==> flow/design.v (excerpt) <==
module Lorenz3D(
    clk,
    rst,
    seed_x,
    seed_y,
    seed_z,
    pinX,
    pinY,
    pinZ,
	serial_data,
    x,
    y,
    z
    );
clock: 8.62 ns
lec_check: 0
cap_margin: 5
cell_pad_in_sites_detail_placement: 1
core_margin: 4
core_utilization: 35
cts_cluster_diameter: 193
cts_cluster_size: 51
gpl_timing_driven: 0
min_routing_layer: met1
place_density: 0.9
slew_margin: 20
tns_end_percent: 65
run.sh (not shown) runs the stock make flow with config.mk's settings and CLKGATE_MAP_FILE=.
The first run did not get past global routing (5_1_grt) on GRT-0116.
Then changed:
CAP_MARGIN = 20   (was 5)
CELL_PAD_IN_SITES_DETAIL_PLACEMENT = unset   (was 1)
CORE_MARGIN = 2   (was 4)
CORE_UTILIZATION = 71   (was 35)
CTS_CLUSTER_DIAMETER = unset   (was 193)
CTS_CLUSTER_SIZE = 14   (was 51)
GPL_TIMING_DRIVEN = unset   (was 0)
MAX_ROUTING_LAYER = met4   (was unset)
MIN_ROUTING_LAYER = unset   (was met1)
PLACE_DENSITY = unset   (was 0.9)
SETUP_SLACK_MARGIN = 1.27   (was unset)
TNS_END_PERCENT = unset   (was 65)
clock period = 10.9 ns   (was 8.62 ns; I/O delays follow)
Result: The new run finished with capacitance limit, slew limit, setup timing left; synthesized cell count does not change; area after synthesis is unchanged; die size shrinks by 51%.
Then changed:
CORE_UTILIZATION = 40   (was 71)
CTS_CLUSTER_SIZE = unset   (was 14)
MAX_ROUTING_LAYER = unset   (was met4)
SETUP_SLACK_MARGIN = unset   (was 1.27)
clock period = 14.1 ns   (was 10.9 ns; I/O delays follow)
The changed run finished clean.
Routed wire length came out lower by about 12%.
Global-route usage came out lower by 25 points.
Final area came out lower by 7.8%.
Die area came out higher by about 80%.
Hold slack loses 0.021 ns.
Cell count came out higher by about 4%.
Utilization came out lower by 41 points.
Then changed:
ABC_AREA = 0   (was unset)
CORE_UTILIZATION = 70   (was 40)
PLACE_DENSITY_LB_ADDON = 0.25   (was unset)
SLEW_MARGIN = 0   (was 20)
clock period = 24.0 ns   (was 14.1 ns; I/O delays follow)
=>
- final cell count is lower by about 10%
- setup slack is better by 8.6 ns
- sequential share of layout area climbs by 0.13 points

---

Lorenz3D again, from the RTL that the note above started with.
clock: 15.7 ns
lec_check: 0
cap_margin: 20
core_margin: 2
core_utilization: 72
cts_cluster_size: 47
hold_slack_margin: 0.29
place_density_lb_addon: 0.28
setup_slack_margin: 2.71
slew_margin: 20
The first run finished with timing, DRC and antenna clean.
Then changed:
--- a/flow/config.mk
+++ b/flow/config.mk
@@ -9,7 +9,4 @@
 export CORE_MARGIN = 2
-export CORE_UTILIZATION = 72
-export CTS_CLUSTER_SIZE = 47
-export HOLD_SLACK_MARGIN = 0.29
-export PLACE_DENSITY_LB_ADDON = 0.28
-export SETUP_SLACK_MARGIN = 2.71
+export CORE_UTILIZATION = 57
+export SETUP_SLACK_MARGIN = 3.75
 export SLEW_MARGIN = 20
==> flow/constraint.sdc (replaced) <==
create_clock -name core_clock -period 14.0 [get_ports {clk}]
set_input_delay 2.8000 -clock core_clock [delete_from_list [all_inputs] [get_ports {clk}]]
set_output_delay 2.8000 -clock core_clock [all_outputs]
set_load 0.01 [all_outputs]
Via count falls slightly; core utilization falls by 11 points; critical path depth rises by 10.
Then changed:
--- a/flow/config.mk
+++ b/flow/config.mk
@@ -9,4 +9,3 @@
 export CORE_MARGIN = 2
-export CORE_UTILIZATION = 57
-export SETUP_SLACK_MARGIN = 3.75
+export CORE_UTILIZATION = 25
 export SLEW_MARGIN = 20
==> flow/constraint.sdc (replaced) <==
create_clock -name core_clock -period 14.1 [get_ports {clk}]
set_input_delay 2.8200 -clock core_clock [delete_from_list [all_inputs] [get_ports {clk}]]
set_output_delay 2.8200 -clock core_clock [all_outputs]
set_load 0.01 [all_outputs]
- The new run went through all stages and came out clean
- via count falls by 4.8%
- synthesized area is unchanged
- worst setup slack gets worse by 1500 ps
- clock skew grows by 30 ps
- utilization fell by 38 points
- worst hold slack gains 14 ps
- register-to-register slack loses 1500 ps
- critical path depth fell by 5
- wire length shrinks by 3.4%

---

oak:
The RTL this note starts from:
==> flow/design.v <==
`timescale 1ns / 1ps
module signed_mult(a , b , out);
    output [31:0] out;
    input signed [31:0] a;
    input signed [31:0] b;
    wire signed [63:0] mult_out;
    assign mult_out = a*b;
    assign out  = {mult_out[63] , mult_out[55:25]};
endmodule
`timescale 1ns / 1ps
module Lorenz(clk , rst , en , seed_x , seed_y , seed_z , x , y , z);
    wire signed [31:0] sigma = {7'b0001010 , 25'b0};  
    wire signed [31:0] beta = {7'b0000010 , 25'b1010101010101010101010101};  
    wire signed [31:0] rho = {7'b0011100 , 25'b0};  
    wire signed [31:0] scale = {7'b0000001 , 20'b10000000001010101010};
    wire signed [31:0] dt = {7'b0 , 20'b00000001000000000000};
    parameter signed [31:0] xo = {7'b1000001 , 25'b0};  
    parameter signed [31:0] yo = {7'b0 , 25'b0001100110011001100110011};  
    parameter signed [31:0] zo = {7'b0011001 , 25'b0};  
    input wire clk;
    input wire rst;
    input wire en;
    input wire signed [31:0] seed_x;
    input wire signed [31:0] seed_y;
    input wire signed [31:0] seed_z;
    output reg signed [31:0] x;
    output reg signed [31:0] y;
    output reg signed [31:0] z;
    reg signed [26:0] dx;
    reg signed [26:0] dy;
    reg signed [26:0] dz;
    wire signed [31:0] m1 , m2 , m3 , m4 , m5 , m6 , m7 , m8 , m9;
    signed_mult sm1 (.a(m1) , .b(sigma) , .out(m2));
    signed_mult sm2 (.a(m3) , .b(m4) , .out(m5));
    signed_mult sm3 (.a(m3) , .b(y) , .out(m6));
    signed_mult sm4 (.a(m7) , .b(beta) , .out(m8));
    assign m1 = (y - x) >>> 8;
    assign m3 = x >>> 8;
    assign m4 = rho - z;
    assign m7 = z >>> 8;
    assign m9 = (y >>> 8);
    always@(posedge clk)
    begin
        if (rst)
        begin
            x <= seed_x;
            y <= seed_y;
            z <= seed_z;
        end
        else if (en)
        begin
            x <= x + m2;
            y <= y + m5 - m9;
            z <= z + m6 - m8;
        end
    end
endmodule
`timescale 1ns / 1ps
module Slowclock(
    input clk,
    input rst,
    output slowclock,
    output slowclock_rise
    );
    reg [25:0] counter;
    reg clockout;
    always@(posedge clk)
    begin
        if (rst)
        begin
            counter <= 0;
            clockout <= 0;
        end
        else if( counter == 1)
        begin
            clockout <= !clockout;        
            counter <= 0;
        end
        else
            counter <= counter + 1;
    end
    assign slowclock = clockout;
    assign slowclock_rise = (counter == 1) && !clockout;
endmodule
`timescale 1ns / 1ps
module UART_Tx1
    #(parameter CLKS_PER_BIT = 435)
    (
        input clk,
        input rst,
        input Tx_s,
        input [7:0] Tx_Data,
        output Tx_Active,
        output reg Tx_serial_out,
        output Tx_Done
    );
    localparam TX_IDLE = 3'b000;
    localparam TX_START_BIT = 3'b001;
    localparam TX_DATA_SEND = 3'b010;
    localparam TX_STOP = 3'b011;
    localparam TX_CLEAN = 3'b100;
    reg [2:0] MAIN_STATE;
    reg [9:0] clk_count;
    reg [2:0] Bit_Index;
    reg [7:0] Send_Data;
    reg       Done;
    reg       Active;
    always@(posedge clk)
    begin
        if (rst)
        begin
            MAIN_STATE <= TX_IDLE;
            clk_count <= 0;
            Bit_Index <= 0;
            Send_Data <= 0;
            Done <= 1'b0;
            Active <= 1'b0;
            Tx_serial_out <= 1'b1;
        end
        else
        case(MAIN_STATE)
            TX_IDLE:
                begin
                    Tx_serial_out <= 1'b1;
                    Done <= 1'b0;
                    clk_count <= 1'b0;
                    Bit_Index <= 1'b0;
                    if(Tx_s == 1'b1)
                        begin
                            Active <= 1'b1;
                            Send_Data <= Tx_Data;
                            MAIN_STATE <= TX_START_BIT;
                        end
                     else
                        MAIN_STATE <= TX_IDLE;
                end
            TX_START_BIT:
                begin
                    Tx_serial_out <= 1'b0;
                    if(clk_count < CLKS_PER_BIT - 1)
                        begin
                            clk_count <= clk_count + 1;
                            MAIN_STATE <= TX_START_BIT;
                        end
                    else
                        begin    
                            clk_count <= 1'b0;
                            MAIN_STATE <= TX_DATA_SEND;
                        end
                end       
            TX_DATA_SEND:
                begin
                    Tx_serial_out <= Send_Data[Bit_Index];
                    if(clk_count < CLKS_PER_BIT - 1)
                        begin
                            clk_count <= clk_count + 1;
                            MAIN_STATE <= TX_DATA_SEND;
                        end
                    else
                        begin
                            clk_count <= 1'b0;
                            if(Bit_Index < 7)
                                begin
                                    Bit_Index <= Bit_Index + 1;
                                    MAIN_STATE <= TX_DATA_SEND;
                                end
                            else
                                begin
                                    Bit_Index <= 1'b0;
                                    MAIN_STATE <= TX_STOP;
                                end
                        end
                end
            TX_STOP:
                begin
                    Tx_serial_out <= 1'b1;
                    if(clk_count < CLKS_PER_BIT - 1)
                        begin
                            clk_count <= clk_count + 1;
                            MAIN_STATE <= TX_STOP;
                        end
                    else
                        begin
                            Done <= 1'b1;
                            clk_count <= 1'b0;
                            MAIN_STATE <= TX_CLEAN;
                            Active <= 1'b0;
                        end    
                end
            TX_CLEAN:
                begin
                    Done <= 1'b1;
                    MAIN_STATE <= TX_IDLE;
                end
            default:
                MAIN_STATE <= TX_IDLE;    
        endcase
    end
    assign Tx_Active = Active;
    assign Tx_Done = Done;
endmodule
`timescale 1ns / 1ps
module delta_sigma_dac(clk, rst, PWM_in, PWM_out);
input wire clk;
input wire rst;
input wire [15:0] PWM_in;
output reg PWM_out;
reg [16:0] PWM_accumulator;
wire [16:0] PWM_sum = PWM_accumulator + PWM_in;
always @(posedge clk) 
begin
     if (rst)
     begin
          PWM_accumulator <= 0;
          PWM_out <= 0;
     end
     else
     begin
          PWM_out <= PWM_sum[16];
          PWM_accumulator <= {1'b0, PWM_sum[15:0]};
     end
end 
endmodule
`timescale 1ns / 1ps
module Lorenz3D(
    clk,
    rst,
    seed_x,
    seed_y,
    seed_z,
    pinX,
    pinY,
    pinZ,
	serial_data,
    x,
    y,
    z
    );
	input wire clk;
    input wire rst;
    input wire [31:0] seed_x;
    input wire [31:0] seed_y;
    input wire [31:0] seed_z;
    output wire pinX;
    output wire pinY;
    output wire pinZ;
    output wire serial_data;
    output wire [31:0] x;
    output wire [31:0] y;
    output wire [31:0] z;
    reg [2:0] i;
    wire [7:0] inputdata;
    wire       done_bit;
    reg        start;
    wire       active;
    wire       out_serial;
    reg        triger;
    reg [3:0] count;
	wire signed [31:0] xm , ym , zm;
	wire signed [31:0] scale = {7'b0001001 , 25'b0000001111010111000010100};
	reg [31:0] key; 
	reg [2:0]  i_n;
	reg        start_n;
	reg        triger_n;
	reg [31:0] key_n;
	wire slowclock;
	wire slowclock_rise;
	Slowclock clock ( .clk(clk), .rst(rst), .slowclock(slowclock), .slowclock_rise(slowclock_rise));
    Lorenz  L1(
     .clk(clk),
     .rst(rst),
     .en(slowclock_rise),
     .seed_x(seed_x),
     .seed_y(seed_y),
     .seed_z(seed_z),
     .x(x),
     .y(y),
     .z(z)
    );
	UART_Tx1  #(435) U1 ( .clk(clk), .rst(rst), .Tx_s(start), .Tx_Data(inputdata), .Tx_Active(active),  .Tx_serial_out(out_serial), .Tx_Done(done_bit));
	always@(posedge clk)
    begin
        i_n = i;
        start_n = start;
        triger_n = triger;
        key_n = key;
        if(done_bit == 1'b1)
        begin
            i_n = i_n + 1;
        end
        if( i_n == 3'b000 && triger_n == 1'b1)
        begin
            key_n = x;            
            start_n = 1;
            triger_n = 0;
        end
        if(i_n == 3'b100)
        begin
            i_n = 0;
            triger_n = 1;
        end
        if (rst)
        begin
            i <= 0;
            start <= 0;
            triger <= 1;
        end
        else
        begin
            i <= i_n;
            start <= start_n;
            triger <= triger_n;
            key <= key_n;
        end
    end
	delta_sigma_dac d1 (.clk(clk), .rst(rst), .PWM_in(x[31:9]), .PWM_out(pinX));
    delta_sigma_dac d2 (.clk(clk), .rst(rst), .PWM_in(y[31:9]), .PWM_out(pinY));
	delta_sigma_dac d3 (.clk(clk), .rst(rst), .PWM_in(z[31:9]), .PWM_out(pinZ));
	signed_mult sm1 (.a(x) , .b(scale) , .out(xm));
	signed_mult sm2 (.a(y) , .b(scale) , .out(ym));
	signed_mult sm3 (.a(z) , .b(scale) , .out(zm));
	assign serial_data = out_serial;
    assign inputdata = key[((i + 1) * 8 - 1) -: 8];
endmodule
Settings: LEC_CHECK=0, CAP_MARGIN=40, CORE_MARGIN=2, CORE_UTILIZATION=72, CTS_CLUSTER_SIZE=25, HOLD_SLACK_MARGIN=-0.09, MAX_ROUTING_LAYER=met4, SETUP_SLACK_MARGIN=1.47, SLEW_MARGIN=10, TNS_END_PERCENT=60; clock period 11.1 ns.
No crash in oak: every stage finished, but the layout fails its final checks due to negative setup slack.
### oak -> pine
==> flow/config.mk <==
export PLATFORM = sky130hd
export DESIGN_NAME = Lorenz3D
export DESIGN_NICKNAME = Lorenz3D
export VERILOG_FILES = /design/flow/design.v
export SDC_FILE = /design/flow/constraint.sdc
export NUM_CORES = 4
export LEC_CHECK = 0
export CAP_MARGIN = 20
export CORE_MARGIN = 2
export CORE_UTILIZATION = 40
export SLEW_MARGIN = 20
==> flow/constraint.sdc <==
create_clock -name core_clock -period 22.7 [get_ports {clk}]
set_input_delay 4.5400 -clock core_clock [delete_from_list [all_inputs] [get_ports {clk}]]
set_output_delay 4.5400 -clock core_clock [all_outputs]
set_load 0.01 [all_outputs]
==> comparison <==
- pine did not stop at any stage, and its layout met the timing, design-rule and antenna checks.
- Measured against each other, oak and pine differ in standard cell core area, the higher figure coming from pine.
- Changes observed in pine relative to oak: wire length after detailed routing went down, post-layout minimum cycle time went up.
